// top
module top(
    input wire clk,
    input wire reset,
    input wire [7:0] next_in,
    output wire [7:0] f
    );
Size: roughly 1700 cells after synthesis, about 140 flip-flops, ~18 I/O pins, roughly 12000 sq um of cells after synthesis.
Settings: LEC_CHECK=0, ABC_AREA=1, CAP_MARGIN=0, CELL_PAD_IN_SITES_DETAIL_PLACEMENT=1, CORE_MARGIN=2, CORE_UTILIZATION=49, CTS_CLUSTER_DIAMETER=96, CTS_CLUSTER_SIZE=75, GPL_ROUTABILITY_DRIVEN=0, MAX_ROUTING_LAYER=met4, MIN_ROUTING_LAYER=met2, SLEW_MARGIN=30, TNS_END_PERCENT=15; clock period 18.0 ns.
run.sh (not shown) runs the stock make flow with config.mk's settings and CLKGATE_MAP_FILE=.
The baseline finished with timing, DRC and antenna clean.
Next try:
- CAP_MARGIN: 0 -> 20
- CELL_PAD_IN_SITES_DETAIL_PLACEMENT: 1 -> unset
- CORE_UTILIZATION: 49 -> 72
- CTS_CLUSTER_DIAMETER: 96 -> unset
- CTS_CLUSTER_SIZE: 75 -> unset
- GPL_ROUTABILITY_DRIVEN: 0 -> unset
- MAX_ROUTING_LAYER: met4 -> unset
- MIN_ROUTING_LAYER: met2 -> unset
- SLEW_MARGIN: 30 -> 20
- TNS_END_PERCENT: 15 -> unset
- clock period: 18.0 -> 13.2 ns (I/O delays scaled with it)
Result: Area after synthesis is unchanged. Die size drops by 31%. Power climbs by about 36%. Clock-buffer cell count drops by 3.

---

## job 8076
top again, from the RTL that the note above started with.
export LEC_CHECK = 0
export CAP_MARGIN = 30
export CELL_PAD_IN_SITES_GLOBAL_PLACEMENT = 1
export CORE_ASPECT_RATIO = 0.92
export CORE_MARGIN = 2
export CORE_UTILIZATION = 72
export CTS_CLUSTER_DIAMETER = 54
export CTS_CLUSTER_SIZE = 61
export MAX_ROUTING_LAYER = met4
export PLACE_DENSITY = 0.36
export SETUP_SLACK_MARGIN = 1.86
export SLEW_MARGIN = 20
export TNS_END_PERCENT = 40
create_clock -name core_clock -period 6.27 [get_ports {clk}]
Stage in which a tool error killed job 8076: 3_1_place_gp_skip_io.
--- input diff job 8076..job 4670 ---
Settings: a deleted MAX_ROUTING_LAYER that had been met4; a deleted CELL_PAD_IN_SITES_GLOBAL_PLACEMENT that had been 1; a change of CTS_CLUSTER_DIAMETER from 54 to 400; a change of CTS_CLUSTER_SIZE from 61 to 95; a deleted CORE_ASPECT_RATIO that had been 0.92; a deleted SETUP_SLACK_MARGIN that had been 1.86; a change of CAP_MARGIN from 30 to 20; an added ABC_AREA of 1; a deleted TNS_END_PERCENT that had been 40; a change of the clock period (ns, I/O delays scaled along) from 6.27 to 7.55.
==> results <==
Job 4670 gives more number of core rows than job 8076 did.
Yosys chip area: job 8076 vs job 4670 — no meaningful difference
Comparing job 4670 with job 8076, the synthesized cell area came out essentially unchanged.
Job 4670 ended with less die extent in x than job 8076.
Job 4670 ends up with a mean cell area of the mapped netlist that is 22% lower than in job 8076.
Compared job 4670 against job 8076; proportion of synthesized flip-flops having asynchronous set or reset within noise.
Row aoi/oai-family share of the synthesized area: job 4670 lower / job 8076 higher
In terms of arithmetic-cell share of the synthesized area counting full adders, half adders and majority gates, job 8076 and job 4670 differ only marginally.
Seen in the log of job 4670: GRT-0116 during 5_1_grt, after which the run never completed.
Status: die size parity (job 4670, job 8076)
| simple logic cell fraction of the synthesized area | job 4670 vs job 8076 | 17 points higher |
NOTE post-synthesis instance total job 8076->job 4670 increased by more than a quarter
--- input diff job 4670..job 4660 ---
Settings: CTS_CLUSTER_SIZE removed (was 95); ABC_AREA removed (was 1); PLACE_DENSITY removed (was 0.36); CORE_UTILIZATION changed from 72 to 58; CTS_CLUSTER_DIAMETER removed (was 400); the clock period (ns, I/O delays scaled along) changed from 7.55 to 6.43.
Notes after the runs:
Of job 4670 and job 4660, only job 4670 never reached the final stage.
Job 4660: all stages done; final checks FAILED (setup timing).
Job 4670 never completed; the flow aborted with a tool error in 5_1_grt.
Number of buffers inserted by port buffering came out exactly the same in job 4660 and job 4670.
Looking only at number of unique standard cell types used by synthesis, and setting everything else aside, the higher value of job 4660 and job 4670 goes to job 4660.
Summary of job 4660 over job 4670: mapped cell area saw little to no change, synthesized instance count shows a reduction of 371, placeable core area moved up, share of synthesized area spent on multiplexers up 8.2 points, area share of and-or/or-and cells after synthesis shows an increase of 5.9 points.
Total cell area reported by yosys after synthesis across job 4660 and job 4670: no real change.
Power is estimated from default activity; no workload was simulated.
